==> flow/run.sh <==
#!/bin/bash
# the make line also repeats each setting of config.mk as NAME=value (left out here)
make -C /OpenROAD-flow-scripts/flow DESIGN_CONFIG=/design/flow/config.mk WORK_HOME=/design/flow/orfs CLKGATE_MAP_FILE= finish
==> flow/config.mk <==
export PLATFORM = sky130hd
export DESIGN_NAME = day12_top
export DESIGN_NICKNAME = day12_top
export VERILOG_FILES = /design/flow/design.v
export SDC_FILE = /design/flow/constraint.sdc
export NUM_CORES = 4
export LEC_CHECK = 0
export ABC_AREA = 1
export CAP_MARGIN = 20
export CORE_ASPECT_RATIO = 0.87
export CORE_MARGIN = 2
export CORE_UTILIZATION = 72
export CTS_CLUSTER_DIAMETER = 364
export CTS_CLUSTER_SIZE = 14
export PLACE_DENSITY_LB_ADDON = 0.2
export SETUP_SLACK_MARGIN = 0.43
export SLEW_MARGIN = 20
==> flow/constraint.sdc <==
create_clock -name core_clock -period 7.92 [get_ports {clk}]
set_input_delay 1.5840 -clock core_clock [delete_from_list [all_inputs] [get_ports {clk}]]
set_output_delay 1.5840 -clock core_clock [all_outputs]
set_load 0.01 [all_outputs]
==> flow/design.v <==
`timescale 1ns / 1ps
module accelerator (
    input  wire clk,
    input  wire rst_n,
    input  wire in_valid,
    input  wire [31:0] in_data,
    output wire in_ready,
    output wire out_valid,
    output wire [31:0] out_data,
    input  wire out_ready
);
parameter MAX_SHAPES = 8;
parameter MAX_REGION_W = 64;
parameter MAX_REGION_H = 64;
parameter MAX_SHAPE_CELLS = 16;
function integer clog2;
    input integer value;
    integer v;
    begin
        v = value - 1;
        for (clog2 = 0; v > 0; clog2 = clog2 + 1)
            v = v >> 1;
    end
endfunction
localparam integer SHAPE_IDX_W = clog2(MAX_SHAPES + 1);
localparam ST_IDLE        = 3'd0;
localparam ST_LOAD_SHAPES = 3'd1;
localparam ST_LOAD_REGION = 3'd2;
localparam ST_OUTPUT      = 3'd3;
reg [2:0] state;
reg [15:0] num_shapes;
reg [15:0] num_regions;
reg [15:0] regions_seen;
reg [31:0] regions_that_fit;
reg [7:0] shape_num_cells [0:MAX_SHAPES-1];
reg [SHAPE_IDX_W-1:0] shape_idx;
reg [1:0] shape_substate;  
reg [7:0] cells_remaining;
reg [15:0] region_w;
reg [15:0] region_h;
reg [7:0] region_q [0:MAX_SHAPES-1];
reg [1:0] region_substate;  
integer i;
wire accept = in_valid && in_ready;
wire shape_loading_done = (shape_idx >= num_shapes);
wire region_loading_done = (regions_seen >= num_regions);
assign in_ready =
    (state == ST_IDLE)        ? 1'b1 :
    (state == ST_LOAD_SHAPES) ? !shape_loading_done :
    (state == ST_LOAD_REGION) ? !region_loading_done :
    1'b0;  
assign out_valid = (state == ST_OUTPUT);
assign out_data  = regions_that_fit;
always @(posedge clk) begin
    if (!rst_n) begin
        state <= ST_IDLE;
        num_shapes <= 16'd0;
        num_regions <= 16'd0;
        regions_seen <= 16'd0;
        regions_that_fit <= 32'd0;
        shape_idx <= {SHAPE_IDX_W{1'b0}};
        shape_substate <= 2'd0;
        cells_remaining <= 8'd0;
        region_substate <= 2'd0;
        region_w <= 16'd0;
        region_h <= 16'd0;
        for (i = 0; i < MAX_SHAPES; i = i + 1) begin
            shape_num_cells[i] <= 8'd0;
            region_q[i] <= 8'd0;
        end
    end else begin
        case (state)
            ST_IDLE: begin
                if (accept) begin
                    num_shapes <= (in_data[15:0] > MAX_SHAPES) ? MAX_SHAPES : in_data[15:0];
                    num_regions <= in_data[31:16];
                    regions_seen <= 16'd0;
                    regions_that_fit <= 32'd0;
                    shape_idx <= {SHAPE_IDX_W{1'b0}};
                    shape_substate <= 2'd0;
                    cells_remaining <= 8'd0;
                    region_substate <= 2'd0;
                    state <= ST_LOAD_SHAPES;
                end
            end
            ST_LOAD_SHAPES: begin
                if (shape_idx >= num_shapes) begin
                    region_substate <= 2'd0;
                    state <= ST_LOAD_REGION;
                end else if (accept) begin
                    case (shape_substate)
                        2'd0: begin
                            shape_num_cells[shape_idx] <= in_data[23:16];
                            cells_remaining <= in_data[23:16];
                            if (in_data[23:16] == 0) begin
                                shape_idx <= shape_idx + 1'b1;
                                shape_substate <= 2'd0;
                            end else begin
                                shape_substate <= 2'd1;
                            end
                        end
                        2'd1: begin
                            if (cells_remaining <= 8'd4) begin
                                cells_remaining <= 8'd0;
                                shape_idx <= shape_idx + 1'b1;
                                shape_substate <= 2'd0;
                            end else begin
                                cells_remaining <= cells_remaining - 8'd4;
                                shape_substate <= 2'd1;
                            end
                        end
                        default: shape_substate <= 2'd0;
                    endcase
                end
            end
            ST_LOAD_REGION: begin
                if (regions_seen >= num_regions) begin
                    state <= ST_OUTPUT;
                end else if (accept) begin
                    case (region_substate)
                        2'd0: begin
                            region_w <= in_data[15:0];
                            region_h <= in_data[31:16];
                            for (i = 0; i < MAX_SHAPES; i = i + 1) begin
                                region_q[i] <= 8'd0;
                            end
                            region_substate <= 2'd1;
                        end
                        2'd1: begin
                            region_q[0] <= in_data[7:0];
                            if (MAX_SHAPES > 1) region_q[1] <= in_data[15:8];
                            if (MAX_SHAPES > 2) region_q[2] <= in_data[23:16];
                            if (MAX_SHAPES > 3) region_q[3] <= in_data[31:24];
                            region_substate <= 2'd2;
                        end
                        2'd2: begin
                            if (MAX_SHAPES > 4) region_q[4] <= in_data[7:0];
                            if (MAX_SHAPES > 5) region_q[5] <= in_data[15:8];
                            if (MAX_SHAPES > 6) region_q[6] <= in_data[23:16];
                            if (MAX_SHAPES > 7) region_q[7] <= in_data[31:24];
                            begin : area_calc_block
                                reg [31:0] ra;
                                reg [31:0] ta;
                                integer k;
                                ra = region_w * region_h;
                                ta = 32'd0;
                                for (k = 0; (k < MAX_SHAPES) && (k < 4); k = k + 1) begin
                                    ta = ta + (shape_num_cells[k] * region_q[k]);
                                end
                                if (MAX_SHAPES > 4) ta = ta + (shape_num_cells[4] * in_data[7:0]);
                                if (MAX_SHAPES > 5) ta = ta + (shape_num_cells[5] * in_data[15:8]);
                                if (MAX_SHAPES > 6) ta = ta + (shape_num_cells[6] * in_data[23:16]);
                                if (MAX_SHAPES > 7) ta = ta + (shape_num_cells[7] * in_data[31:24]);
                                if (ta <= ra) begin
                                    regions_that_fit <= regions_that_fit + 1'b1;
                                end
                            end
                            regions_seen <= regions_seen + 1'b1;
                            region_substate <= 2'd0;
                        end
                        default: region_substate <= 2'd0;
                    endcase
                end
            end
            ST_OUTPUT: begin
                if (out_valid && out_ready) begin
                    state <= ST_IDLE;
                end
            end
            default: state <= ST_IDLE;
        endcase
    end
end
endmodule
`timescale 1ns / 1ps
module day12_top #(
    parameter MAX_REGION_W = 64,
    parameter MAX_REGION_H = 64
) (
    input  wire clk,
    input  wire rst_n,
    input  wire in_valid,
    input  wire [31:0] in_data,
    output wire in_ready,
    output wire out_valid,
    output wire [31:0] out_data,
    input  wire out_ready
);
accelerator #(
    .MAX_REGION_W(MAX_REGION_W),
    .MAX_REGION_H(MAX_REGION_H)
) accel (
    .clk(clk),
    .rst_n(rst_n),
    .in_valid(in_valid),
    .in_data(in_data),
    .in_ready(in_ready),
    .out_valid(out_valid),
    .out_data(out_data),
    .out_ready(out_ready)
);
endmodule
==> run_results.csv, run 1 <==
group,metric,value,unit
status,outcome,"finished with violations",
status,violations,"setup timing",
power,combinationalPower,12.8,mW
logic_synthesis,ys_sh_mux,0,
setup_path,critPathKind,"input pin to register",
logic_synthesis,logic_family,"adder cells",
power,p_leak,27.9,nW
detailed_routing,wirelength,121000,µm
final_timing,finalClockPeriodUsage,1.48,
final_timing,worst_slack,-3.79,ns
placement,gp_congestion,0.980,
detailed_routing,drc,0,
hold_path,hp-start,"accel.num_shapes[5]",
hold_path,hold_path.class,"register to register",
clock_network,cts_sinks,229,
final_timing,setup_viol_count_final,32,
power,p_sw,7.32,mW
setup_path,path_depth,62,
power,pwr-share-clk,0.066,
logic_synthesis,synth-main-ff-cell,"dfxtp_1",
final_timing,max_slew_margin,0.229,
logic_synthesis,common_cells,"1,386 x inv_1, 1,279 x nand2_1, 532 x fa_1",
die,core_region_area,56000,µm²
global_routing,grt_pass1_wl,187000,µm
global_routing,grt_pass1_vias,38100,
flow_run,max_cap_violations,0,
setup_path,cp_slowest_cell,"fa_1",
clock_network,cts-root-buf,"clkbuf_16",
die,die-width,259,µm
clock_network,cts_buffer_depth,3,
setup_path,cp-start-kind,"input pin",
final_timing,fin_skew,0.0419,ns
final_timing,rsz0062_at_grt,"true",
setup_path,worstPathArrival,12.20,ns
logic_synthesis,yosys.area_share.adder,0.417,
die,num_io_pins,70,
die,die_h,226,µm
detailed_routing,drtAntennaViolNets,0,
detailed_routing,drt_iter0_markers,3731,
setup_path,setup.worst_path.start,"in_data[2]",
clock_network,htreeDepth,1,
setup_path,crit_top_cell,"nand2_1",
cells_and_area,fill_cells,3372,
hold_path,min_to,"accel.num_shapes[5]",
global_routing,antenna_found_initial,2,
setup_path,endpoint,"accel.regions_that_fit[11]",
power,seqPwrFrac,0.085,
logic_synthesis,top_cell_area_share,0.261,
power,pg_seq,1.29,mW
final_timing,timing.fmax,85.4,MHz
placement,place_hpwl,92500,µm
global_routing,grt_max_degree,77,
power,pg_clk,0.998,mW
logic_synthesis,syn_area_per_cell,7.36,µm²
detailed_routing,wl_per_cell,18.0,µm
logic_synthesis,synthCells,5535,
setup_path,crit_family,"adder cells",
setup_path,r2r_cells,60,
clock_network,insertion_delay,0.59,ns
clock_network,numCtsBuffers,20,
power,combinationalPowerShare,0.848,
logic_synthesis,syn_area,40700,µm²
logic_synthesis,yosys_cells,5535,
placement,pre_cts_ws,-4.56,ns
power,swShare,0.486,
setup_path,r2r_end,"accel.regions_that_fit[11]",
setup_path,worst-path-buf-inv,13,
logic_synthesis,yosys_area,40700,µm²
global_routing,grt_usage,0.400,
logic_synthesis,most_common_cell,"inv_1",
detailed_routing,drt-pass1-iter-count,6,
final_timing,tightest_slew,1.16,ns
logic_synthesis,yosys_warnings,2,
die,rows,81,
power,top_power_group,"combinational logic",
clock_network,path_clk_slew,0.08,ns
setup_path,end_kind,"register",
logic_synthesis,ys.flops,229,
logic_synthesis,ys_types,50,
cells_and_area,syn2layout_area_growth,16.6,%
logic_synthesis,synth.cellmix.xorXnorShare,0.0471,
power,internal-power,7.74,mW
setup_path,crit_fanout,7,
final_timing,finalCriticalPeriod,11.71,ns
placement,io_buffers,69,
setup_path,critical_path_required,8.41,ns
setup_path,r2r_slack,-3.32,ns
global_routing,overflow,0,
logic_synthesis,synth-edff-count,64,
setup_path,slowest_delay,0.53,ns
logic_synthesis,largest_area_cell,"fa_1",
power,power_density,317,nW/µm²
detailed_routing,dr_total_vias,38000,
final_timing,hold_viol,0,
logic_synthesis,aoi_share,0.0691,
detailed_routing,via_per_inst,5.66,
hold_path,holdPathStages,2,
logic_synthesis,ys_sh_simple,0.185,
flow_run,warning_count,30,
final_timing,holdWs,0.445,ns
die,fp_util,0.727,
die,die_area,58500,µm²
clock_network,cts_tree,"built",
setup_path,reg2reg_from,"accel.shape_num_cells[3][3]",
power,irDropWorstVdd,1.63,mV
logic_synthesis,synthArstFlopShare,0,
logic_synthesis,postSynthSeqShare,0.128,
cells_and_area,fin_nets,7034,
logic_synthesis,synthTopCellsByArea,"fa_1 26%, ha_1 16%, inv_1 13%",
final_timing,final_max_slew_viol_count,0,
per-layer routing:
layer / part of all wire / up-vias / wire length [µm] / global-route usage
li1: - / 17400 / - / -
met1: 0.38 / 18000 / 45500 / 0.505
met2: 0.47 / 2097 / 56500 / 0.677
met3: 0.097 / 570 / 11700 / 0.0669
met4: 0.060 / 0 / 7310 / 0.178
met5: 0 / - / 0 / 0
layout make-up:
class / count / area, µm² / share of cell area
inverter: 1401 / 5260 / 0.111
multi-input combinational: 3656 / 30300 / 0.638
sequential: 229 / 5230 / 0.110
timing repair buffer: 652 / 5200 / 0.109
clock buffer: 30 / 538 / 0.0113
tap: 747 / 935 / 0.0197
clock inverter: 2 / 41.3 / 0.000869
antenna: 3 / 7.51 / 0.000158
per-stage QoR:
stage | area (µm²) | instances | TNS [ns] | util | power, mW
final | 47500 | 6720 | -119.87 | 0.848 | 15.1
after global routing | 47500 | 6717 | -132.99 | 0.848 | 16.2
after CTS | 46600 | 6700 | -116.95 | 0.832 | 13.0
after detailed placement | 45700 | 6657 | -143.98 | 0.815 | 11.7
after global placement | 45700 | 6657 | -133.34 | 0.815 | 11.3
after floorplan | 40900 | 5536 | -100.19 | - | 7.71
what timing repair did:
item	in CTS	in global routing
gates resized	93	163
hold buffers	0	0
setup endpoints to repair	32	32
pin swaps	58	98
setup buffers	8	15
cloned	3	2
==> run 2: changes to the inputs <==
Settings changed: ABC_AREA 1 to 0, CORE_ASPECT_RATIO 0.87 to 0.69, CTS_CLUSTER_DIAMETER 364 to 91, CTS_CLUSTER_SIZE 14 to unset, GPL_ROUTABILITY_DRIVEN set to 1, MAX_ROUTING_LAYER set to met4, PLACE_DENSITY set to 0.66, PLACE_DENSITY_LB_ADDON 0.2 to unset, SETUP_SLACK_MARGIN 0.43 to unset.
Clock period 7.92 ns to 11.4 ns, I/O delays scaled along.
==> run 2 against run 1 <==
Largest power group unchanged. Still fails the layout checks on setup timing. Utilization fell by 2.5 points. Largest cell class unchanged. Critical path depth down 9. Register-to-register slack better by 2.7 ns. Setup slack improved by 2.0 ns.
==> run_results.csv, run 2 <==
group,metric,value,unit
power,combinationalPower,7.27,mW
global_routing,grt_max_degree,70,
clock_network,numCtsBuffers,25,
power,power_density,207,nW/µm²
logic_synthesis,logic_family,"adder cells",
detailed_routing,dr_total_vias,31700,
detailed_routing,drt-pass1-iter-count,6,
power,top_power_group,"combinational logic",
final_timing,max_slew_margin,0.276,
hold_path,hp-start,"accel.num_regions[4]",
setup_path,r2r_slack,-0.63,ns
final_timing,setup_tns,-56.51,ns
clock_network,hold_buffers,0,
logic_synthesis,synthArstFlopShare,0,
logic_synthesis,largest_area_cell,"fa_1",
placement,dp_cells,5316,
hold_path,hold_path.class,"register to register",
logic_synthesis,synthCells,4373,
die,die_area,55600,µm²
logic_synthesis,ys_sh_mux,0.000809,
logic_synthesis,aoi_share,0.103,
setup_path,worst-path-buf-inv,9,
setup_path,end_kind,"register",
cells_and_area,fin_nets,5715,
logic_synthesis,postSynthSeqShare,0.135,
power,combinationalPowerShare,0.807,
logic_synthesis,common_cells,"705 x inv_1, 532 x fa_1, 523 x and2_1",
detailed_routing,via_per_inst,5.88,
logic_synthesis,synth-edff-count,64,
placement,pre_cts_ws,-2.76,ns
setup_path,crit_fanout,8,
final_timing,hold_viol,0,
clock_network,cts-root-buf,"clkbuf_16",
global_routing,grt_pass1_vias,32100,
clock_network,htreeDepth,1,
final_timing,rsz0062_at_grt,"true",
setup_path,crit_top_cell,"fa_1",
detailed_routing,wl_per_cell,19.5,µm
logic_synthesis,synthTopCellsByArea,"fa_1 28%, ha_1 16%, dfxtp_1 8.5%",
power,p_sw,3.99,mW
final_timing,worst_slack,-1.80,ns
logic_synthesis,yosys_cells,4373,
setup_path,cp_slowest_cell,"fa_1",
global_routing,grt_usage,0.402,
flow_run,max_cap_violations,0,
logic_synthesis,yosys_area,38700,µm²
setup_path,r2r_cells,55,
setup_path,cp-start-kind,"input pin",
clock_network,cts_buffer_depth,3,
final_timing,holdWs,0.456,ns
logic_synthesis,most_common_cell,"inv_1",
power,swShare,0.443,
hold_path,min_to,"accel.num_regions[4]",
clock_network,cts_sinks,229,
power,pg_seq,0.896,mW
power,irDropWorstVdd,0.733,mV
final_timing,final_max_slew_viol_count,0,
placement,io_buffers,69,
cells_and_area,layout.cells.non_filler,5383,
logic_synthesis,syn_area_per_cell,8.85,µm²
final_timing,tightest_slew,1.09,ns
placement,dpl-instance-area,42200,µm²
die,core_region_area,53000,µm²
logic_synthesis,ys_types,84,
final_timing,finalClockPeriodUsage,1.16,
setup_path,setup.worst_path.start,"in_data[3]",
final_timing,setup_viol_count_final,32,
die,rows,70,
logic_synthesis,synth-main-ff-cell,"dfxtp_1",
detailed_routing,wirelength,105000,µm
setup_path,critPathKind,"input pin to register",
detailed_routing,drc,0,
status,outcome,"finished with violations",
setup_path,endpoint,"accel.regions_that_fit[30]",
global_routing,overflow,0,
die,die_h,197,µm
flow_run,warning_count,32,
die,die-width,283,µm
logic_synthesis,top_cell_area_share,0.275,
detailed_routing,drt_iter0_markers,3094,
clock_network,cts_tree,"built",
setup_path,critical_path_required,11.83,ns
clock_network,path_clk_slew,0.06,ns
setup_path,worstPathArrival,13.63,ns
cells_and_area,stdcell_area,43600,µm²
final_timing,finalCriticalPeriod,13.20,ns
power,internal-power,5.02,mW
die,fp_util,0.730,
logic_synthesis,yosys.area_share.adder,0.439,
power,p_leak,21.9,nW
logic_synthesis,syn_area,38700,µm²
cells_and_area,fill_cells,3467,
logic_synthesis,ys.flops,229,
setup_path,path_depth,53,
die,num_io_pins,70,
detailed_routing,drtAntennaViolNets,0,
setup_path,crit_family,"adder cells",
logic_synthesis,synth.cellmix.xorXnorShare,0.0435,
final_timing,fin_skew,0.0165,ns
cells_and_area,final_core_util,0.823,
placement,gp_congestion,1.00,
setup_path,slowest_delay,0.58,ns
placement,place_hpwl,84100,µm
cells_and_area,syn2layout_area_growth,12.7,%
logic_synthesis,ys_sh_simple,0.193,
hold_path,holdPathStages,2,
global_routing,grt_pass1_wl,173000,µm
setup_path,r2r_end,"accel.regions_that_fit[30]",
logic_synthesis,yosys_warnings,2,
status,violations,"setup timing",
power,pwr-share-clk,0.093,
clock_network,insertion_delay,0.57,ns
power,power.total,9.01,mW
power,seqPwrFrac,0.099,
global_routing,antenna_found_initial,6,
final_timing,timing.fmax,75.8,MHz
setup_path,reg2reg_from,"accel.shape_num_cells[3][2]",
power,pg_clk,0.840,mW
run 2: area by class of cell:
| type | instances | area, µm² | area share |
|---|---|---|---|
| multi-input cells | 3279 | 30700 | 0.705 |
| clock buffers | 36 | 727 | 0.0167 |
| clock inverters | 10 | 103 | 0.00235 |
| well taps | 720 | 901 | 0.0207 |
| diodes | 3 | 7.51 | 0.000172 |
| repair buffers | 400 | 3260 | 0.0747 |
| flip-flops and latches | 229 | 5230 | 0.120 |
| inverters | 706 | 2650 | 0.0608 |
run 2: repair_timing:
item | CTS | global route
cloned | 4 | 2
setup buffers | 13 | 6
endpoints found under the setup margin | 32 | 32
pin swaps | 26 | 61
gates resized | 80 | 62
run 2: layer usage:
metal / part of all wire / GRT usage / routed length [µm]
met4: 0.019 / 0.0711 / 2040
met1: 0.44 / 0.598 / 46400
met5: 0 / - / 0
met2: 0.41 / 0.561 / 43200
met3: 0.13 / 0.102 / 13500
==> run 3: changes to the inputs <==
Settings changed: CELL_PAD_IN_SITES_DETAIL_PLACEMENT set to 0, CELL_PAD_IN_SITES_GLOBAL_PLACEMENT set to 3, CORE_MARGIN 2 to 5, CORE_UTILIZATION 72 to 56, CTS_CLUSTER_DIAMETER 91 to 308, PLACE_DENSITY 0.66 to 0.68, SETUP_SLACK_MARGIN set to 0.38, SLEW_MARGIN 20 to 35, TNS_END_PERCENT set to 55.
Clock period 11.4 ns to 11.1 ns, I/O delays scaled along.
==> run 3 against run 2 <==
Synthesized area stayed put. The flow now stops in global placement without I/O. Die size is 34% higher. Synthesized cell count stayed put.
==> run_results.csv, run 3 <==
group,metric,value,unit
status,outcome,"did not finish",
status,lastStage,"global placement without I/O",
status,stop_error,"[ERROR GPL-0301] Utilization 111.699 % exceeds 100%.",
logic_synthesis,ys.flops,229,
logic_synthesis,most_common_cell,"inv_1",
logic_synthesis,synthArstFlopShare,0,
logic_synthesis,ys_sh_simple,0.193,
die,rows,80,
logic_synthesis,synthCells,4373,
die,core_region_area,68800,µm²
logic_synthesis,synth-edff-count,64,
logic_synthesis,postSynthSeqShare,0.135,
logic_synthesis,ys_sh_mux,0.000809,
logic_synthesis,syn_area,38700,µm²
die,die_area,74500,µm²
logic_synthesis,syn_area_per_cell,8.85,µm²
logic_synthesis,top_cell_area_share,0.275,
die,die_h,228,µm
logic_synthesis,common_cells,"705 x inv_1, 532 x fa_1, 523 x and2_1",
logic_synthesis,yosys_warnings,2,
logic_synthesis,largest_area_cell,"fa_1",
logic_synthesis,synth.cellmix.xorXnorShare,0.0435,
logic_synthesis,yosys.area_share.adder,0.439,
logic_synthesis,logic_family,"adder cells",
logic_synthesis,yosys_cells,4373,
logic_synthesis,synthTopCellsByArea,"fa_1 28%, ha_1 16%, dfxtp_1 8.5%",
logic_synthesis,yosys_area,38700,µm²
die,die-width,326,µm
logic_synthesis,synth-main-ff-cell,"dfxtp_1",
logic_synthesis,aoi_share,0.103,
logic_synthesis,ys_types,84,
die,fp_util,0.563,
==> run 4: changes to the inputs <==
Settings changed: ABC_AREA 0 to 1, CELL_PAD_IN_SITES_DETAIL_PLACEMENT 0 to unset, CELL_PAD_IN_SITES_GLOBAL_PLACEMENT 3 to 2, CORE_ASPECT_RATIO 0.69 to unset, CORE_MARGIN 5 to 9, CORE_UTILIZATION 56 to 57, CTS_CLUSTER_DIAMETER 308 to unset, CTS_CLUSTER_SIZE set to 69, GPL_ROUTABILITY_DRIVEN 1 to unset, GPL_TIMING_DRIVEN set to 0, MAX_ROUTING_LAYER met4 to unset, PLACE_DENSITY 0.68 to 0.64, SETUP_SLACK_MARGIN 0.38 to unset, TNS_END_PERCENT 55 to 35.
Clock period 11.1 ns to 14.5 ns, I/O delays scaled along.
==> run 4 against run 3 <==
The run again fails in global placement without I/O. Synthesized area increased by 5.3%. Synthesized cell count grew 27%. Die size grew 9.2%.
==> run_results.csv, run 4 <==
group,metric,value,unit
die,fp_util,0.579,
status,outcome,"did not finish",
logic_synthesis,top_cell_area_share,0.261,
logic_synthesis,ys_sh_mux,0,
status,stop_error,"[ERROR GPL-0301] Utilization 106.349 % exceeds 100%.",
logic_synthesis,synth-main-ff-cell,"dfxtp_1",
die,rows,97,
die,die_area,81400,µm²
logic_synthesis,synthTopCellsByArea,"fa_1 26%, ha_1 16%, inv_1 13%",
logic_synthesis,ys_sh_simple,0.185,
logic_synthesis,logic_family,"adder cells",
logic_synthesis,yosys.area_share.adder,0.417,
logic_synthesis,synth-edff-count,64,
die,die_h,285,µm
logic_synthesis,synthCells,5535,
logic_synthesis,postSynthSeqShare,0.128,
logic_synthesis,syn_area_per_cell,7.36,µm²
die,core_region_area,70400,µm²
logic_synthesis,yosys_cells,5535,
logic_synthesis,yosys_area,40700,µm²
die,die-width,285,µm
logic_synthesis,ys.flops,229,
logic_synthesis,most_common_cell,"inv_1",
logic_synthesis,synthArstFlopShare,0,
logic_synthesis,aoi_share,0.0691,
logic_synthesis,common_cells,"1,386 x inv_1, 1,279 x nand2_1, 532 x fa_1",
logic_synthesis,yosys_warnings,2,
logic_synthesis,syn_area,40700,µm²
logic_synthesis,synth.cellmix.xorXnorShare,0.0471,
logic_synthesis,largest_area_cell,"fa_1",
status,lastStage,"global placement without I/O",
logic_synthesis,ys_types,50,
==> run 5: changes to the inputs <==
Settings changed: ABC_AREA 1 to 0, CELL_PAD_IN_SITES_GLOBAL_PLACEMENT 2 to unset, CORE_ASPECT_RATIO set to 0.69, CORE_MARGIN 9 to 2, CORE_UTILIZATION 57 to 72, CTS_CLUSTER_DIAMETER set to 216, CTS_CLUSTER_SIZE 69 to unset, GPL_ROUTABILITY_DRIVEN set to 1, GPL_TIMING_DRIVEN 0 to unset, MAX_ROUTING_LAYER set to met4, PLACE_DENSITY 0.64 to 0.67, SETUP_SLACK_MARGIN set to 2.31, SLEW_MARGIN 35 to 20, TNS_END_PERCENT 35 to unset.
Clock period 14.5 ns to 7.9 ns, I/O delays scaled along.
==> run 5 against run 4 <==
Now fails the layout checks on setup timing. Synthesized area fell by 5.0%. Die size fell by 32%. Synthesized cell count fell by 21%.
==> run_results.csv, run 5 <==
group,metric,value,unit
hold_path,holdPathStages,2,
hold_path,hp-start,"accel.cells_remaining[0]",
final_timing,timing.fmax,79.8,MHz
final_timing,fin_skew,0.0312,ns
final_timing,rsz0062_at_grt,"true",
power,top_power_group,"combinational logic",
flow_run,warning_count,32,
die,rows,70,
power,pg_clk,1.37,mW
logic_synthesis,ys_types,84,
final_timing,hold_viol,0,
power,seqPwrFrac,0.092,
logic_synthesis,yosys_cells,4373,
logic_synthesis,common_cells,"705 x inv_1, 532 x fa_1, 523 x and2_1",
power,pg_seq,1.27,mW
logic_synthesis,synthArstFlopShare,0,
final_timing,finalClockPeriodUsage,1.59,
die,die_h,197,µm
setup_path,crit_fanout,8,
logic_synthesis,postSynthSeqShare,0.135,
clock_network,cts_buffer_depth,3,
die,fp_util,0.730,
clock_network,insertion_delay,0.58,ns
logic_synthesis,yosys_warnings,2,
logic_synthesis,yosys.area_share.adder,0.439,
global_routing,grt_max_degree,70,
global_routing,antenna_found_initial,8,
detailed_routing,drc,0,
logic_synthesis,syn_area,38700,µm²
setup_path,crit_family,"adder cells",
final_timing,tightest_slew,1.11,ns
setup_path,critical_path_required,8.41,ns
detailed_routing,drtAntennaViolNets,0,
clock_network,cts_tree,"built",
global_routing,grt_usage,0.444,
clock_network,cts-root-buf,"clkbuf_16",
die,die_area,55600,µm²
setup_path,r2r_cells,56,
global_routing,overflow,0,
setup_path,worst-path-buf-inv,12,
power,irDropWorstVdd,0.875,mV
clock_network,htreeDepth,1,
power,p_sw,6.08,mW
clock_network,numCtsBuffers,26,
power,power.total,13.8,mW
setup_path,end_kind,"register",
hold_path,hold_path.class,"register to register",
logic_synthesis,synthCells,4373,
clock_network,path_clk_slew,0.08,ns
logic_synthesis,largest_area_cell,"fa_1",
global_routing,grt_pass1_vias,34600,
detailed_routing,dr_total_vias,33900,
logic_synthesis,most_common_cell,"inv_1",
power,power_density,299,nW/µm²
placement,dpl-instance-area,44300,µm²
clock_network,cts_sinks,229,
status,violations,"setup timing",
hold_path,min_to,"accel.cells_remaining[0]",
logic_synthesis,yosys_area,38700,µm²
power,pwr-share-clk,0.099,
power,combinationalPowerShare,0.809,
logic_synthesis,logic_family,"adder cells",
die,num_io_pins,70,
placement,gp_congestion,1.02,
logic_synthesis,synth.cellmix.xorXnorShare,0.0435,
setup_path,reg2reg_from,"accel.shape_num_cells[3][2]",
logic_synthesis,ys_sh_simple,0.193,
cells_and_area,fill_cells,2797,
final_timing,finalCriticalPeriod,12.53,ns
setup_path,crit_top_cell,"fa_1",
logic_synthesis,aoi_share,0.103,
setup_path,cp_slowest_cell,"fa_1",
cells_and_area,fin_nets,5999,
logic_synthesis,syn_area_per_cell,8.85,µm²
logic_synthesis,ys_sh_mux,0.000809,
placement,io_buffers,69,
placement,place_hpwl,93400,µm
logic_synthesis,synth-main-ff-cell,"dfxtp_1",
detailed_routing,wl_per_cell,20.8,µm
setup_path,setup.worst_path.start,"in_data[4]",
setup_path,cp-start-kind,"input pin",
power,p_leak,23.5,nW
setup_path,slowest_delay,0.59,ns
logic_synthesis,synth-edff-count,64,
final_timing,setup_tns,-145.92,ns
detailed_routing,wirelength,118000,µm
setup_path,r2r_slack,-4.50,ns
detailed_routing,drt-pass1-iter-count,8,
setup_path,critPathKind,"input pin to register",
logic_synthesis,synthTopCellsByArea,"fa_1 28%, ha_1 16%, dfxtp_1 8.5%",
logic_synthesis,ys.flops,229,
cells_and_area,stdcell_area,46100,µm²
global_routing,grt_pass1_wl,188000,µm
die,core_region_area,53000,µm²
logic_synthesis,top_cell_area_share,0.275,
flow_run,max_cap_violations,0,
status,outcome,"finished with violations",
setup_path,path_depth,55,
final_timing,setup_viol_count_final,32,
final_timing,final_max_slew_viol_count,0,
power,swShare,0.440,
power,internal-power,7.73,mW
die,die-width,283,µm
cells_and_area,syn2layout_area_growth,19.2,%
setup_path,endpoint,"accel.regions_that_fit[15]",
setup_path,r2r_end,"accel.regions_that_fit[15]",
final_timing,max_slew_margin,0.259,
detailed_routing,drt_iter0_markers,3858,
detailed_routing,via_per_inst,5.98,
power,combinationalPower,11.2,mW
final_timing,worst_slack,-4.63,ns
setup_path,worstPathArrival,13.04,ns
-- run 5: per-stage QoR --
stage	worst slack, ns	std cells	utilization	hold slack, ns
floorplan	-4.32	4374	-	0.432
global placement	-5.38	5592	0.836	0.442
detailed placement	-5.56	5592	0.836	0.445
CTS	-4.54	5655	0.864	0.452
global route	-5.06	5669	0.871	0.481
finish	-4.63	5669	0.871	0.453
-- run 5: layer usage --
metal | share of wire | wire [µm] | up-vias | global-route usage
li1 | - | - | 15200 | -
met1 | 0.42 | 49700 | 16500 | 0.642
met2 | 0.42 | 49200 | 1972 | 0.628
met3 | 0.13 | 15800 | 265 | 0.109
met4 | 0.027 | 3240 | 0 | 0.110
met5 | 0 | 0 | - | -
-- run 5: timing repair --
| item | in CTS | in global routing |
|---|---|---|
| gates resized | 98 | 57 |
| hold buffers | 0 | 0 |
| buffers inserted | 10 | 9 |
| pin swaps | 49 | 42 |
| setup endpoints to repair | 32 | 33 |
| cloned | 6 | 0 |
-- run 5: cell type report --
type / count / area [µm²] / share of cell area
inverter: 706 / 2650 / 0.0575
clock inverter: 17 / 248 / 0.00537
timing repair buffer: 683 / 5560 / 0.121
antenna: 5 / 12.5 / 0.000271
tap: 720 / 901 / 0.0195
sequential: 229 / 5230 / 0.113
multi-input combinational: 3279 / 30800 / 0.669
clock buffer: 30 / 686 / 0.0149
==> run 6: changes to the inputs <==
Settings changed: ABC_AREA 0 to 1, CORE_UTILIZATION 72 to 66, CTS_CLUSTER_DIAMETER 216 to 361, PLACE_DENSITY 0.67 to unset, SETUP_SLACK_MARGIN 2.31 to 0.59.
Clock period 7.9 ns to 5.1 ns, I/O delays scaled along.
==> run 6 against run 5 <==
Still fails the layout checks on setup timing. Count of clock-buffer cells in the layout fell by 4. Via count increased by 12%. Global-route usage is 3.7 points lower. Combinational power increased by 68%. Sequential share of layout area shrank 0.82 points. Largest cell class unchanged. Clock power up 57%. Total power up 66%. Critical path depth rose by 3.
==> run_results.csv, run 6 <==
group,metric,value,unit
logic_synthesis,ys_types,50,
logic_synthesis,most_common_cell,"inv_1",
setup_path,critPathKind,"register to register",
detailed_routing,drt_iter0_markers,3894,
final_timing,max_slew_margin,0.214,
detailed_routing,drt-pass1-iter-count,7,
power,power.total,22.9,mW
power,irDropWorstVdd,1.75,mV
logic_synthesis,ys.flops,229,
flow_run,warning_count,32,
setup_path,end_kind,"register",
setup_path,path_depth,58,
logic_synthesis,synthArstFlopShare,0,
hold_path,min_to,"accel.num_shapes[14]",
status,outcome,"finished with violations",
clock_network,cts_sinks,229,
logic_synthesis,synth-edff-count,64,
setup_path,r2r_cells,58,
final_timing,setup_viol_count_final,32,
power,pg_clk,2.15,mW
global_routing,grt_usage,0.407,
power,seqPwrFrac,0.086,
detailed_routing,wl_met3,17000,µm
detailed_routing,wirelength,126000,µm
global_routing,overflow,0,
logic_synthesis,yosys_cells,5535,
power,combinationalPower,18.8,mW
power,top_power_group,"combinational logic",
detailed_routing,dr_total_vias,37900,
hold_path,holdPathStages,2,
logic_synthesis,ys_sh_mux,0,
clock_network,cts-root-buf,"clkbuf_16",
detailed_routing,via_per_inst,5.40,
detailed_routing,top_layer,"met4",
final_timing,tightest_slew,1.18,ns
hold_path,hp-start,"accel.num_shapes[14]",
setup_path,worstPathArrival,11.72,ns
detailed_routing,drc,0,
final_timing,fin_skew,0.0326,ns
die,die_h,210,µm
logic_synthesis,postSynthSeqShare,0.128,
global_routing,grt_max_degree,66,
logic_synthesis,ys_sh_simple,0.185,
setup_path,crit_top_cell,"nand2_2",
die,num_io_pins,70,
die,core_region_area,60900,µm²
cells_and_area,syn2layout_area_growth,22.1,%
global_routing,antenna_found_initial,7,
logic_synthesis,synth.cellmix.xorXnorShare,0.0471,
clock_network,hold_buffers,0,
die,fp_util,0.669,
flow_run,max_cap_violations,0,
final_timing,finalCriticalPeriod,11.21,ns
cells_and_area,fin_nets,7274,
power,combinationalPowerShare,0.820,
detailed_routing,drtAntennaViolNets,0,
logic_synthesis,syn_area_per_cell,7.36,µm²
logic_synthesis,aoi_share,0.0691,
setup_path,setup.worst_path.start,"accel.shape_num_cells[3][4]",
logic_synthesis,yosys_warnings,2,
final_timing,rsz0062_at_grt,"true",
setup_path,cp_slowest_cell,"fa_2",
placement,io_buffers,69,
setup_path,endpoint,"accel.regions_that_fit[30]",
clock_network,cts_tree,"built",
clock_network,insertion_delay,0.61,ns
global_routing,grt_pass1_vias,37200,
logic_synthesis,logic_family,"adder cells",
logic_synthesis,largest_area_cell,"fa_1",
logic_synthesis,syn_area,40700,µm²
status,violations,"setup timing",
placement,gp_congestion,1.02,
power,p_leak,29.2,nW
power,internal-power,12.1,mW
clock_network,numCtsBuffers,25,
final_timing,hold_viol,0,
power,power_density,460,nW/µm²
cells_and_area,final_core_util,0.817,
setup_path,critical_path_required,5.61,ns
detailed_routing,wl_met1,53900,µm
cells_and_area,logic_area,30300,µm²
setup_path,worst-path-buf-inv,12,
setup_path,r2r_end,"accel.regions_that_fit[30]",
setup_path,crit_family,"adder cells",
power,swShare,0.470,
setup_path,crit_fanout,6,
final_timing,final_max_slew_viol_count,0,
clock_network,htreeDepth,1,
cells_and_area,fill_cells,4183,
logic_synthesis,synthTopCellsByArea,"fa_1 26%, ha_1 16%, inv_1 13%",
die,die-width,303,µm
setup_path,r2r_slack,-6.11,ns
power,pg_seq,1.98,mW
die,die_area,63800,µm²
logic_synthesis,synthCells,5535,
setup_path,reg2reg_from,"accel.shape_num_cells[3][4]",
power,p_sw,10.7,mW
global_routing,grt_pass1_wl,197000,µm
placement,place_hpwl,102000,µm
cells_and_area,final-seq-area,5230,µm²
power,pwr-share-clk,0.094,
logic_synthesis,common_cells,"1,386 x inv_1, 1,279 x nand2_1, 532 x fa_1",
final_timing,worst_slack,-6.11,ns
clock_network,cts_buffer_depth,3,
hold_path,hold_path.class,"register to register",
logic_synthesis,synth-main-ff-cell,"dfxtp_1",
final_timing,timing.fmax,89.2,MHz
setup_path,slowest_delay,0.60,ns
clock_network,path_clk_slew,0.08,ns
detailed_routing,wl_per_cell,17.9,µm
setup_path,cp-start-kind,"register",
logic_synthesis,yosys.area_share.adder,0.417,
final_timing,finalClockPeriodUsage,2.20,
die,rows,75,
logic_synthesis,yosys_area,40700,µm²
logic_synthesis,top_cell_area_share,0.261,
detailed_routing,dr_wl_met2,50400,µm
-- run 6: routing by layer --
metal / track usage / vias up
met5: - / -
met4: 0.106 / 0
met3: 0.106 / 269
met2: 0.564 / 1948
met1: 0.587 / 17900
li1: - / 17900
-- run 6: per-stage QoR --
stage | worst slack [ns] | area [µm²] | setup TNS (ns) | hold slack, ns | instances
after floorplan | -5.39 | 40900 | -172.38 | 0.419 | 5536
after global placement | -6.62 | 47300 | -210.35 | 0.431 | 6926
after detailed placement | -6.84 | 47300 | -217.93 | 0.435 | 6926
after CTS | -5.68 | 48800 | -181.03 | 0.448 | 6995
after global routing | -6.54 | 49700 | -205.83 | 0.478 | 7030
final | -6.11 | 49700 | -191.85 | 0.450 | 7032
-- run 6: final cells by class --
type	instances	share of cell area
repair buffers	884	0.141
diodes	5	0.000252
clock buffers	26	0.0127
inverters	1401	0.106
multi-input cells	3659	0.609
well taps	808	0.0203
clock inverters	20	0.00591
flip-flops and latches	229	0.105
-- run 6: timing repair --
action                                  CTS  global route
pin swaps                                45            84
gates cloned                              4             4
setup buffers                            19            27
endpoints found under the setup margin   32            32
gates resized                            93           141
==> run 7: changes to the inputs <==
Settings changed: CORE_ASPECT_RATIO 0.69 to unset, CORE_UTILIZATION 66 to 70, CTS_CLUSTER_DIAMETER 361 to unset, GPL_ROUTABILITY_DRIVEN 1 to unset, MAX_ROUTING_LAYER met4 to unset, SETUP_SLACK_MARGIN 0.59 to unset.
Clock period 5.1 ns to 11.5 ns, I/O delays scaled along.
==> run 7 against run 6 <==
The layout still fails its checks (setup timing). First-iteration DRC count is 36% lower. Via count is 7.1% lower. Total power is 54% lower. Register-to-register slack better by 6.3 ns. Critical endpoint is now accel.regions_that_fit[1]. Largest power group unchanged.
==> run_results.csv, run 7 <==
group,metric,value,unit
power,irDropWorstVdd,0.809,mV
cells_and_area,fill_cells,4354,
die,rows,88,
setup_path,cp_slowest_cell,"fa_1",
placement,pre_cts_ws,-1.69,ns
die,num_io_pins,70,
logic_synthesis,yosys_cells,5535,
setup_path,reg2reg_from,"accel.shape_num_cells[2][3]",
status,outcome,"finished with violations",
hold_path,holdPathStages,2,
die,core_region_area,57600,µm²
final_timing,rsz0062_at_grt,"true",
setup_path,end_kind,"register",
power,seqPwrFrac,0.087,
detailed_routing,wl_per_cell,17.2,µm
setup_path,r2r_end,"accel.regions_that_fit[1]",
global_routing,grt_max_degree,89,
flow_run,max_cap_violations,0,
setup_path,crit_family,"adder cells",
detailed_routing,drc,0,
final_timing,finalClockPeriodUsage,1.06,
setup_path,worstPathArrival,12.60,ns
detailed_routing,drt-pass1-iter-count,6,
detailed_routing,drt_iter0_markers,2504,
detailed_routing,dr_total_vias,35200,
clock_network,htreeDepth,1,
setup_path,crit_top_cell,"nand2_1",
setup_path,r2r_slack,0.23,ns
cells_and_area,logic_area,30200,µm²
flow_run,warning_count,32,
logic_synthesis,syn_area,40700,µm²
logic_synthesis,synthCells,5535,
clock_network,hold_buffers,0,
setup_path,r2r_cells,59,
power,top_power_group,"combinational logic",
final_timing,final_max_slew_viol_count,0,
placement,place_hpwl,84500,µm
power,combinationalPower,8.55,mW
logic_synthesis,most_common_cell,"inv_1",
logic_synthesis,syn_area_per_cell,7.36,µm²
power,power_density,232,nW/µm²
global_routing,antenna_found_initial,0,
logic_synthesis,aoi_share,0.0691,
power,power.total,10.5,mW
power,p_leak,26.2,nW
logic_synthesis,synthArstFlopShare,0,
power,p_sw,4.95,mW
setup_path,endpoint,"accel.regions_that_fit[1]",
hold_path,hp-start,"accel.num_shapes[12]",
final_timing,hold_viol,0,
setup_path,slowest_delay,0.53,ns
setup_path,critPathKind,"input pin to register",
clock_network,numCtsBuffers,29,
final_timing,worst_slack,-0.664,ns
logic_synthesis,yosys_warnings,2,
power,swShare,0.473,
power,pwr-share-clk,0.095,
logic_synthesis,largest_area_cell,"fa_1",
clock_network,cts_buffer_depth,3,
setup_path,worst-path-buf-inv,14,
die,die_area,60100,µm²
final_timing,finalCriticalPeriod,12.16,ns
cells_and_area,fin_nets,6687,
clock_network,path_clk_slew,0.06,ns
cells_and_area,syn2layout_area_growth,10.7,%
global_routing,grt_pass1_vias,35500,
status,violations,"setup timing",
clock_network,cts_sinks,229,
power,pg_seq,0.908,mW
die,fp_util,0.708,
logic_synthesis,postSynthSeqShare,0.128,
logic_synthesis,synth.cellmix.xorXnorShare,0.0471,
setup_path,critical_path_required,11.93,ns
setup_path,path_depth,63,
logic_synthesis,yosys_area,40700,µm²
clock_network,cts_tree,"built",
hold_path,hold_path.class,"register to register",
power,pg_clk,0.999,mW
global_routing,grt_usage,0.372,
final_timing,setup_viol_count_final,32,
final_timing,fin_skew,0.0223,ns
final_timing,max_slew_margin,0.245,
logic_synthesis,ys.flops,229,
detailed_routing,wirelength,110000,µm
global_routing,grt_pass1_wl,178000,µm
logic_synthesis,ys_sh_mux,0,
cells_and_area,final-seq-area,5230,µm²
setup_path,setup.worst_path.start,"in_data[4]",
power,internal-power,5.51,mW
die,die-width,245,µm
logic_synthesis,top_cell_area_share,0.261,
setup_path,cp-start-kind,"input pin",
final_timing,holdWs,0.443,ns
final_timing,timing.fmax,82.2,MHz
logic_synthesis,ys_sh_simple,0.185,
placement,gp_congestion,0.996,
detailed_routing,via_per_inst,5.51,
placement,io_buffers,69,
die,die_h,245,µm
clock_network,cts-root-buf,"clkbuf_16",
power,combinationalPowerShare,0.818,
logic_synthesis,synth-edff-count,64,
global_routing,overflow,0,
logic_synthesis,common_cells,"1,386 x inv_1, 1,279 x nand2_1, 532 x fa_1",
final_timing,tightest_slew,1.12,ns
logic_synthesis,synthTopCellsByArea,"fa_1 26%, ha_1 16%, inv_1 13%",
setup_path,crit_fanout,8,
logic_synthesis,synth-main-ff-cell,"dfxtp_1",
logic_synthesis,yosys.area_share.adder,0.417,
logic_synthesis,ys_types,50,
logic_synthesis,logic_family,"adder cells",
hold_path,min_to,"accel.num_shapes[12]",
clock_network,insertion_delay,0.59,ns
detailed_routing,drtAntennaViolNets,0,
## run 7: per-stage QoR
stage / setup TNS [ns] / util / cells / area (µm²)
4_1_cts: -11.94 / 0.774 / 6387 / 44500
3_5_place_dp: -53.56 / 0.746 / 6306 / 43000
2_1_floorplan: -8.54 / - / 5536 / 40900
5_1_grt: -34.18 / 0.783 / 6401 / 45100
3_3_place_gp: -47.88 / 0.746 / 6306 / 43000
6_report: -19.92 / 0.783 / 6402 / 45100
## run 7: cell type report
type	count	share of cell area
repair buffers	293	0.0547
clock buffers	32	0.0163
flip-flops and latches	229	0.116
inverters	1401	0.117
well taps	765	0.0212
diodes	1	0.0000555
clock inverters	22	0.00644
multi-input cells	3659	0.669
## run 7: metal layers
| metal | part of all wire | global-route usage | vias to the layer above |
|---|---|---|---|
| met4 | 0.061 | 0.185 | 0 |
| met1 | 0.39 | 0.470 | 16900 |
| met2 | 0.47 | 0.626 | 1331 |
| li1 | - | - | 16700 |
| met5 | 0 | 0 | - |
| met3 | 0.077 | 0.0515 | 355 |
## run 7: repair_timing
item	CTS	global route
setup endpoints to repair	32	32
resized	122	117
pin swaps	83	89
buffers inserted	24	13
gates cloned	3	1
==> run 8: changes to the inputs <==
Settings changed: ABC_AREA 1 to unset, CORE_UTILIZATION 70 to 64, PLACE_DENSITY set to 0.36.
Clock period 11.5 ns to 17.0 ns, I/O delays scaled along.
==> run 8 against run 7 <==
Now clean on timing, DRC and antenna. Routed wire length decreased by 11%. Largest cell class unchanged. Total power is 55% lower. First-iteration DRC count shrank 25%. Critical endpoint is now accel.regions_that_fit[28]. Largest power group unchanged.
==> run_results.csv, run 8 <==
group,metric,value,unit
clock_network,numCtsBuffers,27,
logic_synthesis,synthTopCellsByArea,"fa_1 28%, ha_1 16%, dfxtp_1 8.5%",
final_timing,finalClockPeriodUsage,0.947,
cells_and_area,fin_nets,5422,
logic_synthesis,yosys_area,38700,µm²
setup_path,endpoint,"accel.regions_that_fit[28]",
global_routing,grt_usage,0.323,
detailed_routing,via_per_inst,5.76,
final_timing,setup_tns,0,ns
setup_path,setup.worst_path.start,"in_data[2]",
global_routing,grt_pass1_vias,29900,
final_timing,finalCriticalPeriod,16.09,ns
setup_path,reg2reg_from,"accel.shape_num_cells[3][5]",
global_routing,grt_pass1_wl,160000,µm
power,pg_clk,0.609,mW
cells_and_area,fill_cells,5044,
final_timing,holdWs,0.454,ns
global_routing,antenna_found_initial,5,
clock_network,cts_buffer_depth,3,
setup_path,worstPathArrival,16.54,ns
power,irDropWorstVdd,0.325,mV
setup_path,crit_family,"adder cells",
detailed_routing,drtAntennaViolNets,0,
cells_and_area,final-seq-area,5230,µm²
die,rows,90,
logic_synthesis,ys_sh_simple,0.193,
hold_path,hp-start,"accel.num_regions[1]",
clock_network,cts_sinks,229,
logic_synthesis,common_cells,"705 x inv_1, 532 x fa_1, 523 x and2_1",
hold_path,hold_path.class,"register to register",
power,combinationalPower,3.52,mW
setup_path,end_kind,"register",
power,combinationalPowerShare,0.744,
logic_synthesis,yosys_warnings,2,
logic_synthesis,postSynthSeqShare,0.135,
setup_path,worst-path-buf-inv,7,
detailed_routing,antenna-diode-count,0,
die,core_region_area,60000,µm²
die,die_h,250,µm
cells_and_area,logic_area,30200,µm²
detailed_routing,drt_iter0_markers,1881,
logic_synthesis,ys_types,84,
global_routing,overflow,0,
detailed_routing,wirelength,97400,µm
clock_network,path_clk_slew,0.06,ns
placement,place_hpwl,76000,µm
detailed_routing,drc,0,
flow_run,warning_count,29,
clock_network,hold_buffers,0,
cells_and_area,syn2layout_area_growth,5.72,%
power,power_density,116,nW/µm²
detailed_routing,wl_per_cell,18.9,µm
final_timing,max_slew_margin,0.256,
setup_path,cp_slowest_cell,"clkdlybuf4s50_1",
setup_path,critPathKind,"input pin to register",
final_timing,timing.fmax,62.1,MHz
power,seqPwrFrac,0.127,
logic_synthesis,logic_family,"adder cells",
power,pwr-share-clk,0.129,
clock_network,post_cts_buffers,0,
die,die_area,62400,µm²
final_timing,setup_viol_count_final,0,
setup_path,r2r_end,"accel.regions_that_fit[28]",
placement,io_buffers,69,
final_timing,final_max_slew_viol_count,0,
setup_path,path_depth,51,
logic_synthesis,largest_area_cell,"fa_1",
power,internal-power,2.46,mW
detailed_routing,dr_total_vias,29700,
final_timing,hold_viol,0,
logic_synthesis,synth-edff-count,64,
logic_synthesis,synthArstFlopShare,0,
global_routing,grt_max_degree,70,
final_timing,tightest_slew,1.12,ns
logic_synthesis,syn_area,38700,µm²
setup_path,r2r_cells,51,
final_timing,fin_skew,0.0201,ns
power,p_sw,2.28,mW
setup_path,crit_top_cell,"fa_1",
setup_path,cp-start-kind,"input pin",
logic_synthesis,synthCells,4373,
hold_path,min_to,"accel.num_regions[1]",
status,outcome,"finished clean",
logic_synthesis,ys.flops,229,
die,num_io_pins,70,
setup_path,critical_path_required,17.44,ns
power,top_power_group,"combinational logic",
detailed_routing,drt-pass1-iter-count,5,
power,pg_seq,0.602,mW
logic_synthesis,synth.cellmix.xorXnorShare,0.0435,
logic_synthesis,top_cell_area_share,0.275,
setup_path,slowest_delay,0.71,ns
setup_path,crit_fanout,63,
clock_network,ctsResizeCount,0,
flow_run,max_cap_violations,0,
hold_path,holdPathStages,2,
logic_synthesis,ys_sh_mux,0.000809,
clock_network,cts_tree,"built",
clock_network,cts-root-buf,"clkbuf_16",
power,swShare,0.481,
power,p_leak,20.3,nW
placement,gp_congestion,0.973,
logic_synthesis,most_common_cell,"inv_1",
logic_synthesis,syn_area_per_cell,8.85,µm²
logic_synthesis,synth-main-ff-cell,"dfxtp_1",
logic_synthesis,yosys_cells,4373,
die,fp_util,0.645,
setup_path,r2r_slack,3.77,ns
clock_network,insertion_delay,0.59,ns
final_timing,rsz0062_at_grt,"false",
logic_synthesis,aoi_share,0.103,
cells_and_area,final_core_util,0.681,
logic_synthesis,yosys.area_share.adder,0.439,
clock_network,htreeDepth,1,
die,die-width,250,µm
-- run 8: through the flow --
stage	std cells	instance area [µm²]	setup WS (ns)	power (mW)
5_1_grt	5151	40900	0.0991	5.21
3_5_place_dp	5101	40000	0.384	4.07
3_3_place_gp	5101	40000	0.729	4.04
2_1_floorplan	4374	38700	2.40	3.34
6_report	5151	40900	0.905	4.74
4_1_cts	5151	40900	0.962	4.69
-- run 8: layout make-up --
class,instances,area share
multi-input combinational,3279,0.738
clock inverter,10,0.00306
inverter,706,0.0648
clock buffer,40,0.0190
sequential,229,0.128
tap,782,0.0239
timing repair buffer,105,0.0235
-- run 8: layer usage --
layer	global-route usage	up-vias	wire length (µm)
li1	-	14000	-
met1	0.465	14700	43800
met2	0.502	852	42900
met3	0.0610	141	8040
met4	0.0814	0	2580
met5	0	-	0
==> run 9: changes to the inputs <==
Settings changed: CORE_UTILIZATION 64 to 72, PLACE_DENSITY 0.36 to unset, SETUP_SLACK_MARGIN set to -0.18.
Clock period 17.0 ns to 12.2 ns, I/O delays scaled along.
==> run 9 against run 8 <==
Now fails the layout checks on setup timing. Clock skew is 0.031 ns higher. Non-clock buffer count is 190 higher. Total power is 84% higher. Global-route usage is 5.2 points higher. Sequential share of layout area is 0.67 points lower. Synthesized area stayed put. Sequential power is about 40% higher. Combinational power is 97% higher. Via count is 6.1% higher.
==> run_results.csv, run 9 <==
group,metric,value,unit
flow_run,max_cap_violations,0,
power,combinationalPowerShare,0.798,
logic_synthesis,ys_sh_simple,0.193,
logic_synthesis,logic_family,"adder cells",
logic_synthesis,aoi_share,0.103,
die,fp_util,0.732,
final_timing,holdWs,0.454,ns
logic_synthesis,postSynthSeqShare,0.135,
final_timing,hold_viol,0,
die,die_area,55600,µm²
setup_path,slowest_delay,0.56,ns
power,p_leak,21.5,nW
power,irDropWorstVdd,0.673,mV
clock_network,cts_buffer_depth,3,
hold_path,holdPathStages,2,
global_routing,grt_pass1_vias,32300,
setup_path,end_kind,"register",
power,seqPwrFrac,0.097,
power,pg_seq,0.840,mW
setup_path,worstPathArrival,13.76,ns
die,num_io_pins,70,
hold_path,hold_path.class,"register to register",
detailed_routing,dr_wl_met2,47500,µm
clock_network,hold_buffers,0,
detailed_routing,wl_met3,9440,µm
placement,place_hpwl,78300,µm
power,p_sw,3.81,mW
detailed_routing,dr_total_vias,31500,
cells_and_area,final-seq-area,5230,µm²
logic_synthesis,largest_area_cell,"fa_1",
clock_network,cts-root-buf,"clkbuf_16",
detailed_routing,drt_iter0_markers,2500,
detailed_routing,drt-pass1-iter-count,6,
die,rows,84,
status,violations,"setup timing",
final_timing,rsz0062_at_grt,"true",
power,internal-power,4.88,mW
global_routing,antenna_found_initial,6,
setup_path,crit_family,"adder cells",
die,core_region_area,52900,µm²
global_routing,grt_pass1_wl,167000,µm
detailed_routing,wirelength,102000,µm
global_routing,grt_usage,0.375,
logic_synthesis,synth-edff-count,64,
final_timing,worst_slack,-1.04,ns
setup_path,reg2reg_from,"accel.shape_num_cells[3][2]",
final_timing,finalClockPeriodUsage,1.09,
final_timing,max_slew_margin,0.231,
final_timing,fin_skew,0.0515,ns
logic_synthesis,ys_sh_mux,0.000809,
clock_network,numCtsBuffers,29,
placement,io_buffers,69,
setup_path,critical_path_required,12.72,ns
logic_synthesis,yosys_area,38700,µm²
setup_path,r2r_slack,-0.15,ns
logic_synthesis,yosys.area_share.adder,0.439,
cells_and_area,syn2layout_area_growth,11.5,%
setup_path,endpoint,"accel.regions_that_fit[18]",
logic_synthesis,common_cells,"705 x inv_1, 532 x fa_1, 523 x and2_1",
die,die-width,236,µm
detailed_routing,top_layer,"met5",
detailed_routing,via_per_inst,5.99,
detailed_routing,wl_per_cell,19.3,µm
die,die_h,236,µm
logic_synthesis,synthCells,4373,
power,pwr-share-clk,0.105,
cells_and_area,fin_nets,5614,
clock_network,path_clk_slew,0.06,ns
placement,gp_congestion,0.985,
detailed_routing,drtAntennaViolNets,0,
setup_path,r2r_cells,55,
status,outcome,"finished with violations",
final_timing,final_max_slew_viol_count,0,
logic_synthesis,most_common_cell,"inv_1",
power,pg_clk,0.915,mW
detailed_routing,drc,0,
logic_synthesis,ys.flops,229,
hold_path,hp-start,"accel.num_regions[2]",
setup_path,cp_slowest_cell,"fa_1",
setup_path,cp-start-kind,"input pin",
logic_synthesis,syn_area,38700,µm²
logic_synthesis,synthTopCellsByArea,"fa_1 28%, ha_1 16%, dfxtp_1 8.5%",
clock_network,cts_tree,"built",
logic_synthesis,top_cell_area_share,0.275,
logic_synthesis,syn_area_per_cell,8.85,µm²
global_routing,grt_max_degree,70,
cells_and_area,final_core_util,0.816,
power,power_density,201,nW/µm²
global_routing,overflow,0,
final_timing,tightest_slew,1.15,ns
logic_synthesis,synthArstFlopShare,0,
detailed_routing,wl_met1,42000,µm
power,swShare,0.438,
final_timing,finalCriticalPeriod,13.24,ns
final_timing,setup_viol_count_final,32,
setup_path,path_depth,54,
clock_network,htreeDepth,1,
setup_path,worst-path-buf-inv,10,
power,combinationalPower,6.94,mW
final_timing,timing.fmax,75.5,MHz
logic_synthesis,yosys_cells,4373,
setup_path,crit_fanout,8,
logic_synthesis,yosys_warnings,2,
setup_path,r2r_end,"accel.regions_that_fit[18]",
logic_synthesis,synth-main-ff-cell,"dfxtp_1",
power,top_power_group,"combinational logic",
logic_synthesis,synth.cellmix.xorXnorShare,0.0435,
cells_and_area,logic_area,30800,µm²
setup_path,setup.worst_path.start,"in_data[3]",
logic_synthesis,ys_types,84,
hold_path,min_to,"accel.num_regions[2]",
setup_path,crit_top_cell,"fa_1",
flow_run,warning_count,32,
clock_network,cts_sinks,229,
setup_path,critPathKind,"input pin to register",
clock_network,insertion_delay,0.62,ns
cells_and_area,fill_cells,3444,
run 9: per-layer routing:
layer  GRT usage  vias up
li1            -    14400
met1       0.522    15600
met3      0.0545      193
met5           0        -
met2       0.616     1314
met4      0.0998        2
run 9: repair_timing:
action / in CTS / in global routing
pin swaps: 61 / 54
resized: 121 / 53
setup buffers: 12 / 7
cloned: 6 / 1
setup endpoints to repair: 32 / 32
run 9: layout make-up:
type	count	share of cell area
multi-input cells	3279	0.715
flip-flops and latches	229	0.121
inverters	706	0.0615
repair buffers	295	0.0596
well taps	688	0.0199
clock buffers	42	0.0191
clock inverters	12	0.00386
diodes	5	0.000290
run 9: stage by stage:
step	TNS, ns	power, mW	instance area, µm²	std cells	worst slack [ns]
CTS	-28.90	8.36	42900	5244	-0.939
finish	-32.24	8.69	43200	5256	-1.04
global route	-44.26	9.37	43100	5252	-1.42
global placement	-60.59	6.91	41300	5173	-1.90
floorplan	-27.64	4.92	38800	4374	-0.881
detailed placement	-69.44	7.01	41300	5173	-2.19
==> run 10: changes to the inputs <==
Settings changed: ABC_AREA set to 1, CORE_ASPECT_RATIO set to 0.69, CORE_MARGIN 2 to 5, CORE_UTILIZATION 72 to 56, CTS_CLUSTER_DIAMETER set to 91, GPL_ROUTABILITY_DRIVEN set to 1, MAX_ROUTING_LAYER set to met4, PLACE_DENSITY set to 0.68, SETUP_SLACK_MARGIN -0.18 to 0.38.
Clock period 12.2 ns to 7.98 ns, I/O delays scaled along.
==> run 10 against run 9 <==
The layout still fails its checks (setup timing). Critical path depth rose by 2. Clock power rose by about 30%. Total power rose by 69%. Synthesized area rose by 5.3%. Utilization fell by 15 points. Largest cell class unchanged. Largest power group unchanged. Cell count rose by 32%. Sequential share of layout area fell by 1.2 points. Combinational power rose by 76%. Non-clock buffer count rose by 369. Worst hold slack got worse by 0.0094 ns.
==> run_results.csv, run 10 <==
group,metric,value,unit
status,outcome,"finished with violations",
status,violations,"setup timing",
detailed_routing,wirelength,118000,µm
logic_synthesis,syn_area_per_cell,7.36,µm²
global_routing,grtUsageMet2,0.446,
logic_synthesis,ys_sh_simple,0.185,
logic_synthesis,ys_sh_mux,0,
power,p_sw,6.93,mW
cells_and_area,stdcell_area,47900,µm²
setup_path,reg2reg_from,"accel.shape_num_cells[3][3]",
final_timing,timing.fmax,86.7,MHz
setup_path,crit_top_cell,"nand2_2",
power,combinationalPower,12.2,mW
global_routing,overflow,0,
clock_network,cts_sinks,229,
placement,place_hpwl,95900,µm
logic_synthesis,postSynthSeqShare,0.128,
logic_synthesis,ys_types,50,
logic_synthesis,largest_area_cell,"fa_1",
power,swShare,0.471,
global_routing,grt_pass1_wl,189000,µm
logic_synthesis,yosys.area_share.adder,0.417,
logic_synthesis,syn_area,40700,µm²
setup_path,end_kind,"register",
hold_path,holdPathStages,2,
final_timing,setup_viol_count_final,32,
clock_network,numCtsBuffers,25,
setup_path,path_depth,56,
hold_path,hold_path.class,"register to register",
cells_and_area,final_core_util,0.662,
die,fp_util,0.563,
final_timing,rsz0062_at_grt,"true",
logic_synthesis,synth-edff-count,64,
flow_run,warning_count,30,
power,internal-power,7.77,mW
clock_network,path_clk_slew,0.07,ns
logic_synthesis,most_common_cell,"inv_1",
logic_synthesis,yosys_warnings,2,
logic_synthesis,top_cell_area_share,0.261,
logic_synthesis,synthArstFlopShare,0,
detailed_routing,drt-pass1-iter-count,6,
cells_and_area,fin_nets,7051,
power,pwr-share-clk,0.081,
setup_path,worstPathArrival,11.95,ns
detailed_routing,drc,0,
placement,io_buffers,69,
logic_synthesis,synthCells,5535,
die,num_io_pins,70,
clock_network,cts_tree,"built",
cells_and_area,layout.cells.non_filler,6964,
hold_path,min_to,"accel.num_shapes[14]",
setup_path,critPathKind,"input pin to register",
global_routing,busiest_layer,"met1",
setup_path,cp_slowest_cell,"fa_1",
logic_synthesis,synth-main-ff-cell,"dfxtp_1",
final_timing,tightest_slew,1.12,ns
flow_run,max_cap_violations,0,
global_routing,grt_use_met1,0.457,
clock_network,hold_buffers,0,
global_routing,antenna_found_initial,2,
final_timing,finalClockPeriodUsage,1.45,
setup_path,crit_fanout,8,
detailed_routing,wl_per_cell,16.9,µm
die,core_region_area,72300,µm²
logic_synthesis,synth.cellmix.xorXnorShare,0.0471,
placement,dpl-instance-area,46000,µm²
die,die-width,335,µm
cells_and_area,syn2layout_area_growth,17.5,%
power,power_density,307,nW/µm²
clock_network,cts-root-buf,"clkbuf_16",
clock_network,cts_buffer_depth,3,
placement,dp_cells,6875,
logic_synthesis,synthTopCellsByArea,"fa_1 26%, ha_1 16%, inv_1 13%",
logic_synthesis,common_cells,"1,386 x inv_1, 1,279 x nand2_1, 532 x fa_1",
final_timing,fin_skew,0.0179,ns
logic_synthesis,yosys_area,40700,µm²
power,pg_seq,1.27,mW
setup_path,r2r_slack,-3.22,ns
setup_path,worst-path-buf-inv,9,
final_timing,final_max_slew_viol_count,0,
clock_network,htreeDepth,1,
logic_synthesis,yosys_cells,5535,
logic_synthesis,logic_family,"adder cells",
placement,gp_congestion,0.998,
setup_path,r2r_cells,56,
final_timing,max_slew_margin,0.253,
global_routing,grt_usage,0.310,
power,power.total,14.7,mW
detailed_routing,drtAntennaViolNets,0,
setup_path,r2r_end,"accel.regions_that_fit[26]",
hold_path,hp-start,"accel.num_shapes[14]",
setup_path,endpoint,"accel.regions_that_fit[26]",
placement,pre_cts_ws,-4.57,ns
die,die_h,234,µm
die,die_area,78300,µm²
final_timing,holdWs,0.445,ns
detailed_routing,via_per_inst,5.19,
power,combinationalPowerShare,0.832,
setup_path,setup.worst_path.start,"in_data[6]",
global_routing,grt_max_degree,70,
setup_path,slowest_delay,0.58,ns
power,seqPwrFrac,0.087,
setup_path,crit_family,"adder cells",
global_routing,grt_pass1_vias,35600,
final_timing,worst_slack,-3.56,ns
detailed_routing,drt_iter0_markers,3308,
final_timing,finalCriticalPeriod,11.54,ns
die,rows,82,
clock_network,insertion_delay,0.58,ns
detailed_routing,dr_total_vias,36100,
power,irDropWorstVdd,1.11,mV
logic_synthesis,aoi_share,0.0691,
final_timing,setup_tns,-112.76,ns
logic_synthesis,ys.flops,229,
global_routing,met3_usage,0.0715,
setup_path,critical_path_required,8.39,ns
power,p_leak,28.0,nW
setup_path,cp-start-kind,"input pin",
power,pg_clk,1.19,mW
final_timing,hold_viol,0,
power,top_power_group,"combinational logic",
## run 10: what timing repair did
| action | 4_1_cts | 5_1_grt |
|---|---|---|
| setup endpoints to repair | 32 | 32 |
| setup buffers | 24 | 12 |
| pin swaps | 36 | 60 |
| cloned | 4 | 1 |
| gates resized | 99 | 88 |
## run 10: metal layers
| metal | vias to the layer above | wire (µm) |
|---|---|---|
| li1 | 17400 | - |
| met1 | 17200 | 55500 |
| met4 | 0 | 2010 |
| met3 | 143 | 11900 |
| met2 | 1355 | 48400 |
| met5 | - | 0 |
## run 10: area by class of cell
cell class / instances / area, µm²
Clock buffer: 29 / 682
Antenna cell: 2 / 5.00
Clock inverter: 17 / 135
Multi-Input combinational cell: 3656 / 30000
Inverter: 1401 / 5260
Sequential cell: 229 / 5230
Tap cell: 966 / 1210
Timing Repair Buffer: 664 / 5350
Fill cell: 6208 / 24400
Power is estimated from default activity; no workload was simulated.
